// SystolicCore
module SystolicCore(
	input clk,
	input rst,
	input start,
	input mode_conv_mm,
	input isac,
	input isrelu,
	input isbn,
	input [22:0] dfsm_config,
	input all_data_rdy,
	input pe_config_1_1,
	input pe_config_1_2,
	input pe_config_1_3,
	input pe_config_2_1,
	input pe_config_2_2,
	input pe_config_2_3,
	input [7:0] data_horz_1_1,
	input [7:0] data_horz_1_2,
	input [7:0] data_horz_1_3,
	input [7:0] data_horz_2_1,
	input [7:0] data_horz_2_2,
	input [7:0] data_horz_2_3,
	input [7:0] data_obli_1,
	input [7:0] data_obli_2,
	input [7:0] data_obli_3,
	input [7:0] data_obli_4,
	input [7:0] data_obli_5,
	input [7:0] data_obli_6,
	input [15:0] data_bn_1,
	input [15:0] data_bn_2,
	input data_bn_en,
	output data_preread,
	output [7:0] dout_1_1,
	output [7:0] dout_1_2,
	output [7:0] dout_1_3,
	output [7:0] dout_1_4,
	output [7:0] dout_2_1,
	output [7:0] dout_2_2,
	output [7:0] dout_2_3,
	output [7:0] dout_2_4,
	output dout_en_1_1,
	output dout_en_1_2,
	output dout_en_1_3,
	output dout_en_1_4,
	output dout_en_2_1,
	output dout_en_2_2,
	output dout_en_2_3,
	output dout_en_2_4
);
For scale: roughly 100,000 sq um of cells after synthesis.
export LEC_CHECK = 0
export ABC_AREA = 1
export CAP_MARGIN = 20
export CELL_PAD_IN_SITES_GLOBAL_PLACEMENT = 0
export CORE_MARGIN = 2
export CORE_UTILIZATION = 71
export CTS_CLUSTER_SIZE = 77
export PLACE_DENSITY_LB_ADDON = 0.01
export SETUP_SLACK_MARGIN = 0.66
export SLEW_MARGIN = 20
export TNS_END_PERCENT = 85
create_clock -name core_clock -period 2.25 [get_ports {clk}]
run.sh (not shown) runs the stock make flow with config.mk's settings and CLKGATE_MAP_FILE=.
The first run ended with an error in 5_1_grt, error GRT-0232.
Edit:
==> flow/config.mk (replaced) <==
export PLATFORM = sky130hd
export DESIGN_NAME = SystolicCore
export DESIGN_NICKNAME = SystolicCore
export VERILOG_FILES = /design/flow/design.v
export SDC_FILE = /design/flow/constraint.sdc
export NUM_CORES = 4
export LEC_CHECK = 0
export ABC_AREA = 1
export CAP_MARGIN = 20
export CORE_MARGIN = 2
export CORE_UTILIZATION = 70
export PLACE_DENSITY = 0.67
export SLEW_MARGIN = 20
==> flow/constraint.sdc (replaced) <==
create_clock -name core_clock -period 6.57 [get_ports {clk}]
set_input_delay 1.3140 -clock core_clock [delete_from_list [all_inputs] [get_ports {clk}]]
set_output_delay 1.3140 -clock core_clock [all_outputs]
set_load 0.01 [all_outputs]
The changed run finished but failed the layout checks on negative setup slack.
Synthesized cell count is unchanged.
Synthesized area stays the same.
Die area came out higher by about 1.4%.
Edit:
--- a/flow/config.mk
+++ b/flow/config.mk
@@ -7,3 +7,2 @@
 export LEC_CHECK = 0
-export ABC_AREA = 1
 export CAP_MARGIN = 20
@@ -11,3 +10,3 @@
 export CORE_UTILIZATION = 70
-export PLACE_DENSITY = 0.67
+export PLACE_DENSITY = 0.6
 export SLEW_MARGIN = 20
==> flow/constraint.sdc (replaced) <==
create_clock -name core_clock -period 9.83 [get_ports {clk}]
set_input_delay 1.9660 -clock core_clock [delete_from_list [all_inputs] [get_ports {clk}]]
set_output_delay 1.9660 -clock core_clock [all_outputs]
set_load 0.01 [all_outputs]
The new run produced a layout that fails on negative setup slack.
Hold slack improves by 0.0051 ns.
Critical path depth falls by 20.
Power falls by a quarter to a third.
Edit:
--- a/flow/config.mk
+++ b/flow/config.mk
@@ -9,3 +9,3 @@
 export CORE_MARGIN = 2
-export CORE_UTILIZATION = 70
+export CORE_UTILIZATION = 45
 export PLACE_DENSITY = 0.6
==> flow/constraint.sdc (replaced) <==
create_clock -name core_clock -period 11.8 [get_ports {clk}]
set_input_delay 2.3600 -clock core_clock [delete_from_list [all_inputs] [get_ports {clk}]]
set_output_delay 2.3600 -clock core_clock [all_outputs]
set_load 0.01 [all_outputs]
=> The changed run completed with no timing, DRC or antenna violations; utilization decreases by 29 points; critical path depth decreases by 1; wire length increases by 0.37%; register-to-register slack gets better by 2.0 ns; total power decreases by 13%; die area increases by 55%; first-iteration DRC count decreases by 27%; clock skew increases by 0.032 ns; flip-flop count does not change.
Edit:
--- a/flow/config.mk
+++ b/flow/config.mk
@@ -9,3 +9,3 @@
 export CORE_MARGIN = 2
-export CORE_UTILIZATION = 45
+export CORE_UTILIZATION = 33
 export PLACE_DENSITY = 0.6
Outcome:
- routed wire length is higher by 0.72%
- cell count is higher by 7.7%
- worst setup slack gains 0.016 ns
- flip-flop count is unchanged
- clock skew barely changes
- sequential share of layout area is lower by 0.30 points
- critical path depth stays the same
- global-route usage is lower by 6.4 points
- clock power hardly moves
- die size is higher by 36%
- fmax stays flat
Edit:
--- a/flow/config.mk
+++ b/flow/config.mk
@@ -9,3 +9,4 @@
 export CORE_MARGIN = 2
-export CORE_UTILIZATION = 33
+export CORE_UTILIZATION = 57
+export CTS_CLUSTER_SIZE = 96
 export PLACE_DENSITY = 0.6
==> flow/constraint.sdc (replaced) <==
create_clock -name core_clock -period 11.2 [get_ports {clk}]
set_input_delay 2.2400 -clock core_clock [delete_from_list [all_inputs] [get_ports {clk}]]
set_output_delay 2.2400 -clock core_clock [all_outputs]
set_load 0.01 [all_outputs]
Outcome: Cell area goes down by 1.3%. Critical path depth rises by 3. Via count climbs by 1.3%. Die area decreases by 42%. Non-clock buffer count grows by 61. Routed wire length falls by 1.4%. Utilization climbs by 26 points.

========
run A:
Starting RTL as in the previous note.
clock: 12.0 ns
lec_check: 0
cap_margin: 30
core_margin: 2
core_utilization: 26
setup_slack_margin: 2.07
slew_margin: 20
The final layout from run A, which completed every stage, passed the timing, DRC and antenna checks at the end of the flow.
For run B, these inputs were changed with respect to run A:
Settings: CAP_MARGIN: 30 -> 0; SLEW_MARGIN: 20 -> 10; SETUP_SLACK_MARGIN: 2.07 -> unset; GPL_ROUTABILITY_DRIVEN: unset -> 0; TNS_END_PERCENT: unset -> 95; CTS_CLUSTER_DIAMETER: unset -> 25; MIN_ROUTING_LAYER: unset -> met1; PLACE_DENSITY_LB_ADDON: unset -> 0.23; CORE_UTILIZATION: 26 -> 15.
Results
What run A reported for count of clock-buffer cells in the layout has to be multiplied by 2.7 to get the figure for run B. Summary of run B over run A: number of hold-slack violations in the final timing report has remained practically unchanged; setup slack of the critical path after layout fell by 0.69 ns; clock skew lost 0.024 ns. Compared with run A, run B shows a lower total global routing track utilization. Relative to run A, routed wire length on met3 increased by about 40% in run B. Run B vs. run A: layout-stage area growth over the synthesis result rose 12 points; total wire length after detailed routing rose 21%; number of synthesized flops with an enable pin about even.
Input-level comparison between run C and run B:
Settings: a deleted GPL_ROUTABILITY_DRIVEN that had been 0; an added PLACE_DENSITY of 0.37; a change of SLEW_MARGIN from 10 to 20; a deleted MIN_ROUTING_LAYER that had been met1; a deleted CTS_CLUSTER_DIAMETER that had been 25; a deleted TNS_END_PERCENT that had been 95; a deleted PLACE_DENSITY_LB_ADDON that had been 0.23; a change of CORE_UTILIZATION from 15 to 59; a change of CAP_MARGIN from 0 to 20; an added ABC_AREA of 1; a change of the clock period (ns, I/O delays scaled along) from 12.0 to 5.74.
==> comparison <==
- Of run C and run B, the higher per-cell via count in the routed design belongs to run C.
- Comparing required time at the endpoint of the critical path for run C and run B, the bigger number came from run B.
- Taking run B as the reference point, the aggregate global-route resource usage of run C rises by 24 points.
- Run C: complete, dirty (negative setup slack)
- Run C ended with less wire length on met3 than run B.
- Run C vs run B, tally of non-filler cells in the final layout went down by 2193.
### run C -> run D
Settings: ABC_AREA no longer set, was 1; CORE_UTILIZATION now 66, was 59; the clock period (ns, I/O delays scaled along) now 11.8, was 5.74.
--- outcome ---
Summary across run C and run D: the single failing run is run C.
Area of placed instances, run C and run D: smaller value in run D
Clock latency on the worst-skew pair in run D is 0.03 ns below run C.
[compare] base=run C new=run D: number of DRC markers in iteration 0 saw a decrease; port buffer count shows no meaningful change.
--- input diff run D..run E ---
Settings: CORE_UTILIZATION changed from 66 to 45; PLACE_DENSITY changed from 0.37 to 0.6; the clock period (ns, I/O delays scaled along) changed from 11.8 to 8.08.
==> comparison <==
From run D to run E the numbers moved as follows: design area picked up an extra 0.0069 mm^2, hold slack neither gained nor lost much, final cell utilization of the core went down 20 points, starting utilization of the core area moved down.
Total half-perimeter wirelength after legalization and detailed placement for run E: about 6.5% up relative to run D
Run comparison: run E cell with the largest stage delay on the worst path sky130_fd_sc_hd__fa_1; run D cell with the largest stage delay on the worst path sky130_fd_sc_hd__clkdlybuf4s50_1
Diff run D -> run E | tally of non-filler cells in the final layout | up by more than 10%
From the logs: run E reached the end of the flow and failed the layout checks with negative setup slack.

========
SystolicCore again, from the RTL that the note above started with.
make LEC_CHECK=0 ABC_AREA=0 CAP_MARGIN=10 CELL_PAD_IN_SITES_GLOBAL_PLACEMENT=2 CORE_MARGIN=2 CORE_UTILIZATION=17 CTS_CLUSTER_SIZE=24 GPL_TIMING_DRIVEN=0 PLACE_DENSITY_LB_ADDON=0.26 SLEW_MARGIN=20 TNS_END_PERCENT=35 finish   # period 15.5 ns
Then changed:
==> flow/config.mk (replaced) <==
export PLATFORM = sky130hd
export DESIGN_NAME = SystolicCore
export DESIGN_NICKNAME = SystolicCore
export VERILOG_FILES = /design/flow/design.v
export SDC_FILE = /design/flow/constraint.sdc
export NUM_CORES = 4
export LEC_CHECK = 0
export CAP_MARGIN = 20
export CORE_MARGIN = 2
export CORE_UTILIZATION = 65
export SLEW_MARGIN = 20
==> flow/constraint.sdc (replaced) <==
create_clock -name core_clock -period 6.14 [get_ports {clk}]
set_input_delay 1.2280 -clock core_clock [delete_from_list [all_inputs] [get_ports {clk}]]
set_output_delay 1.2280 -clock core_clock [all_outputs]
set_load 0.01 [all_outputs]
This time the run completed, yet does not pass: setup timing; wire length decreases by 37%; setup slack loses 3.1 ns; via count increases by 3.1%; first-iteration DRC count increases by 23%; global-route usage increases by 20 points; design area decreases by 3.4%; register-to-register slack loses 7.7 ns; core utilization increases by 56 points; die size decreases by 74%; worst hold slack stays flat.
No activity file was given, so power comes from the tool's default toggle rates.
